== north ==
==> flow/design.v <==
`timescale 1ns/10ps
module mm_gcd (
    clock,
    reset,
    a,
    b,
    c,
    start,
    finished
);
input clock;
input reset;
input [31:0] a;
input [31:0] b;
output [31:0] c;
reg [31:0] c;
input start;
output finished;
reg finished;
reg [31:0] y;
reg [31:0] x;
always @(posedge clock) begin: MM_GCD_RTL
    if (reset == 0) begin
        y <= 0;
        x <= 0;
        finished <= 1;
        c <= 0;
    end
    else begin
        if (start) begin
            finished <= 1'b0;
            x <= a;
            y <= b;
        end
        else begin
            if ((y == 0)) begin
                finished <= 1'b1;
                c <= x;
            end
            else if ((x > y)) begin
                x <= (x - y);
            end
            else begin
                y <= (y - x);
            end
        end
    end
end
endmodule
clock: 5.0 ns
lec_check: 0
abc_area: 1
cap_margin: 20
cell_pad_in_sites_detail_placement: 2
cell_pad_in_sites_global_placement: 1
core_margin: 2
core_utilization: 56
cts_cluster_diameter: 376
cts_cluster_size: 71
gpl_timing_driven: 0
hold_slack_margin: 0.12
min_routing_layer: met2
place_density_lb_addon: 0.18
slew_margin: 20
run.sh (not shown) runs the stock make flow with config.mk's settings and CLKGATE_MAP_FILE=.
north: FLW-0024 in 3_3_place_gp -> run aborted
What south does differently from north at the input level:
==> flow/config.mk <==
export PLATFORM = sky130hd
export DESIGN_NAME = mm_gcd
export DESIGN_NICKNAME = mm_gcd
export VERILOG_FILES = /design/flow/design.v
export SDC_FILE = /design/flow/constraint.sdc
export NUM_CORES = 4
export LEC_CHECK = 0
export CAP_MARGIN = 35
export CORE_ASPECT_RATIO = 0.5
export CORE_MARGIN = 8
export CORE_UTILIZATION = 40
export CTS_CLUSTER_DIAMETER = 296
export CTS_CLUSTER_SIZE = 98
export HOLD_SLACK_MARGIN = -0.09
export MAX_ROUTING_LAYER = met4
export PLACE_DENSITY = 0.39
export SLEW_MARGIN = 20
export TNS_END_PERCENT = 5
[summary]
south completed; timing, DRC and antenna clean
Relative to north, the die boundary height measured on south has decreased by more than 10%.
Going from north to south, number of standard cells after synthesis now smaller; sequential share of the synthesized area up 3.0 points; die width moved up.
[inputs] east vs south
-- flow/config.mk --
<<< south, line 7
export LEC_CHECK = 0
export CAP_MARGIN = 35
export CORE_ASPECT_RATIO = 0.5
export CORE_MARGIN = 8
>>> east, line 7
export LEC_CHECK = 0
export CAP_MARGIN = 20
export CORE_MARGIN = 8
<<< south, line 17
export SLEW_MARGIN = 20
export TNS_END_PERCENT = 5
>>> east, line 16
export SLEW_MARGIN = 20
export TNS_END_PERCENT = 35
Notes after the runs:
Summary of east over south: final period demand of the worst path shows a reduction of 100 ps, overall routed net length decreased by about 1.3% relative to the old numbers, buffer share of cell area -0.34 points, via count -146, fraction of the core area occupied by cells at floorplan went down by 0.40 points.
The following lists how west was set up differently from east:
-- flow/config.mk --
<<< east, line 8
export CAP_MARGIN = 20
export CORE_MARGIN = 8
export CORE_UTILIZATION = 40
>>> west, line 8
export CAP_MARGIN = 20
export CORE_MARGIN = 2
export CORE_UTILIZATION = 40
<<< east, line 13
export HOLD_SLACK_MARGIN = -0.09
export MAX_ROUTING_LAYER = met4
export PLACE_DENSITY = 0.39
export SLEW_MARGIN = 20
export TNS_END_PERCENT = 35
>>> west, line 13
export HOLD_SLACK_MARGIN = -0.09
export PLACE_DENSITY = 0.39
export SLEW_MARGIN = 20
==> comparison <==
east and west ended up with roughly the same hold slack.
west vs east: final clock period utilization by the worst path up
Looking at global router's overall resource usage across east and west, the one that comes out higher is west.
x[27]$_SDFFE_PN0P_ as the termination of the worst setup path was reported by east, and y[4]$_SDFFE_PN0P_ by west.
On highest attainable clock frequency, west does worse than east.
Global routing usage on met2 (lower): east
Changes in middle relative to west:
==> flow/config.mk <==
export PLATFORM = sky130hd
export DESIGN_NAME = mm_gcd
export DESIGN_NICKNAME = mm_gcd
export VERILOG_FILES = /design/flow/design.v
export SDC_FILE = /design/flow/constraint.sdc
export NUM_CORES = 4
export LEC_CHECK = 0
export CAP_MARGIN = 40
export CORE_ASPECT_RATIO = 0.5
export CORE_MARGIN = 2
export CORE_UTILIZATION = 40
export SLEW_MARGIN = 20
export TNS_END_PERCENT = 10
==> results <==
Re count of clock-buffer cells in the layout: middle and west aren't equal, and the higher value belongs to west.
Non-clock buffer area fraction after layout is lower on west
In middle, routed wire length is lower than in west.
middle: non-clock buffer count about 3.7% above west
From west to middle the numbers moved as follows: logic gate fraction of the total cell area decreased by 0.50 points relative to the old numbers; total number of nets in the final design increased by 0.34% relative to the old numbers; die size increased by about 0.34% relative to the old numbers; sequential share of layout area decreased by 0.18 points relative to the old numbers.
Going from west to middle, area of all placed cells without fillers grew slightly.
Iteration-0 DRC count of the detailed router: middle better than west

---

// mm_gcd: RTL as listed in full above, without the edits since
clock: 1.02 ns
lec_check: 0
abc_area: 1
cap_margin: 20
core_margin: 2
core_utilization: 72
cts_cluster_diameter: 109
cts_cluster_size: 95
place_density_lb_addon: 0.0
setup_slack_margin: 0.3
slew_margin: 20
tns_end_percent: 5
The starting point died in detailed placement on DPL-0038.
Then changed:
Settings changed: CTS_CLUSTER_DIAMETER 109 to unset, CTS_CLUSTER_SIZE 95 to unset, SETUP_SLACK_MARGIN 0.3 to unset, TNS_END_PERCENT 5 to unset.
Clock period 1.02 ns to 1.03 ns, I/O delays scaled along.
After rerunning:
- The new run stopped in detailed placement
- synthesized area does not change
- die area does not change
- synthesized cell count does not change
Then changed:
Settings changed: CORE_UTILIZATION 72 to 56, PLACE_DENSITY_LB_ADDON 0.0 to unset.
Clock period 1.03 ns to 5.0 ns, I/O delays scaled along.
The changed run finished with timing, DRC and antenna clean.
Die size goes up by about 28%.
Area after synthesis does not change.
Synthesized cell count is unchanged.

---

RTL: the design.v shown in full above, as it stands there.
Settings: LEC_CHECK=0, CAP_MARGIN=20, CORE_MARGIN=2, CORE_UTILIZATION=66, SETUP_SLACK_MARGIN=-0.23, SLEW_MARGIN=20; clock period 3.18 ns.
The starting point finished with setup timing left.
Edit:
Settings changed: CORE_UTILIZATION 66 to 40, SETUP_SLACK_MARGIN -0.23 to unset.
Clock period 3.18 ns to 5.0 ns, I/O delays scaled along.
=> The changed run produced a clean layout. Die area climbs by 62%. Worst hold slack barely changes. Area after synthesis is unchanged. Sequential cell count does not change. Via count drops by 9.4%. Critical path depth climbs by 1. Cell count climbs by 2.1%. Worst setup slack gains 1400 ps.
Edit:
Settings changed: CTS_CLUSTER_DIAMETER set to 81, CTS_CLUSTER_SIZE set to 10, PLACE_DENSITY set to 0.41.
After rerunning: The new run completed without violations; final area hardly moves; wire length came out higher by 6.1%; fmax came out lower by about 3.3%.
Edit:
Settings changed: CORE_ASPECT_RATIO set to 0.5, CTS_CLUSTER_DIAMETER 81 to unset, CTS_CLUSTER_SIZE 10 to unset, PLACE_DENSITY 0.41 to unset, SETUP_SLACK_MARGIN set to 0.93, TNS_END_PERCENT set to 15.
The new run completed with no timing, DRC or antenna violations.
Wire length went down by 5.1%.
Final area went up by about 0.38%.
Global-route usage went down by 1.0 points.
Die area went up by 0.34%.
Maximum frequency went down by about 6%.
Via count went down by about 1.2%.
Area after synthesis is unchanged.

---

Setup of nickel:
// mm_gcd: RTL as listed in full above, without the edits since
==> flow/config.mk <==
export PLATFORM = sky130hd
export DESIGN_NAME = mm_gcd
export DESIGN_NICKNAME = mm_gcd
export VERILOG_FILES = /design/flow/design.v
export SDC_FILE = /design/flow/constraint.sdc
export NUM_CORES = 4
export LEC_CHECK = 0
export CAP_MARGIN = 20
export CORE_MARGIN = 2
export CORE_UTILIZATION = 40
export SLEW_MARGIN = 20
==> flow/constraint.sdc <==
create_clock -name core_clock -period 3.8 [get_ports {clock}]
set_input_delay 0.7600 -clock core_clock [delete_from_list [all_inputs] [get_ports {clock}]]
set_output_delay 0.7600 -clock core_clock [all_outputs]
set_load 0.01 [all_outputs]
Modified inputs, zinc compared to nickel
# nickel
export LEC_CHECK = 0
export CAP_MARGIN = 20
export CORE_MARGIN = 2
export CORE_UTILIZATION = 40
export SLEW_MARGIN = 20
create_clock -name core_clock -period 3.8 [get_ports {clock}]
# zinc
export LEC_CHECK = 0
export CAP_MARGIN = 20
export CORE_MARGIN = 2
export CORE_UTILIZATION = 58
export SETUP_SLACK_MARGIN = 1.03
export SLEW_MARGIN = 20
create_clock -name core_clock -period 3.6 [get_ports {clock}]
Results
- zinc was carried through to the last stage, and its layout satisfied the timing, DRC and antenna checks.
- Diff nickel -> zinc | worst-case hold slack | increase of 4.5 ps
The inputs of quartz differ from those of zinc as listed below.
# zinc
export LEC_CHECK = 0
export CAP_MARGIN = 20
export CORE_MARGIN = 2
export CORE_UTILIZATION = 58
export SETUP_SLACK_MARGIN = 1.03
export SLEW_MARGIN = 20
create_clock -name core_clock -period 3.6 [get_ports {clock}]
# quartz
export LEC_CHECK = 0
export CAP_MARGIN = 20
export CORE_MARGIN = 2
export CORE_UTILIZATION = 57
export SLEW_MARGIN = 20
create_clock -name core_clock -period 3.8 [get_ports {clock}]
## What came out
From quartz to zinc, remaining antenna violation count did not move at all.
Going from zinc to quartz, global-route usage down 8.1 points, total number of nets in the final design down 93.
Comparing quartz and zinc, the lower shortest clock period the worst path allows after layout is on zinc.
Compared with zinc, quartz shows a setup slack of the critical path after layout that is 70 ps higher.
Against zinc, the final cell area of quartz is lower.
diff inputs: quartz => umber
# quartz
export LEC_CHECK = 0
export CAP_MARGIN = 20
export CORE_MARGIN = 2
export CORE_UTILIZATION = 57
export SLEW_MARGIN = 20
create_clock -name core_clock -period 3.8 [get_ports {clock}]
# umber
export LEC_CHECK = 0
export CAP_MARGIN = 20
export CORE_MARGIN = 2
export CORE_UTILIZATION = 40
export GPL_ROUTABILITY_DRIVEN = 0
export SLEW_MARGIN = 20
create_clock -name core_clock -period 6.59 [get_ports {clock}]
==> results <==
- umber ends up with a number of cell rows that is 8 higher than in quartz.
- Diff umber and quartz: non-clock buffering overhead in the final layout lower in umber
- umber vs quartz — overall chip area rose 41%.
- Of the two candidates, quartz has the worse global-route wire length before repair and umber the better one.
Changes in delta relative to umber:
# umber
export LEC_CHECK = 0
export CAP_MARGIN = 20
export CORE_MARGIN = 2
export CORE_UTILIZATION = 40
export GPL_ROUTABILITY_DRIVEN = 0
export SLEW_MARGIN = 20
create_clock -name core_clock -period 6.59 [get_ports {clock}]
# delta
export LEC_CHECK = 0
export CAP_MARGIN = 20
export CORE_MARGIN = 2
export CORE_UTILIZATION = 70
export SETUP_SLACK_MARGIN = -0.24
export SLEW_MARGIN = 20
create_clock -name core_clock -period 3.42 [get_ports {clock}]
[summary]
- In the reports for delta and umber, the larger average wire per cell in the routed design belongs to delta.
- The die used by delta is smaller than the one used by umber.
- Between delta and umber, the sequential share of layout area does not differ in any meaningful way.
- The run with more routed wire is delta, not umber.
- Per the comparison of delta with umber, setup slack now sits lower; critical path depth now sits higher; final cell count without fillers now sits lower.
- met3 global-route usage ends up lower on umber.
Edits applied to the flow inputs when going from delta to willow:
# delta
export LEC_CHECK = 0
export CAP_MARGIN = 20
export CORE_MARGIN = 2
export CORE_UTILIZATION = 70
export SETUP_SLACK_MARGIN = -0.24
export SLEW_MARGIN = 20
create_clock -name core_clock -period 3.42 [get_ports {clock}]
# willow
export LEC_CHECK = 0
export CAP_MARGIN = 20
export CORE_MARGIN = 2
export CORE_UTILIZATION = 65
export SLEW_MARGIN = 20
create_clock -name core_clock -period 3.78 [get_ports {clock}]
### Flow results
willow vs delta, instance count: willow lower. The final worst-path setup slack of willow exceeds that of delta by 270 ps. On fraction of area in multi-input gates, willow and delta are neck and neck. Area of the core region delta (willow − delta): unfavourable. Of willow and delta, delta shows the lower total length of routed wires, with willow above it. On first-pass GRT wire length, willow does worse than delta.
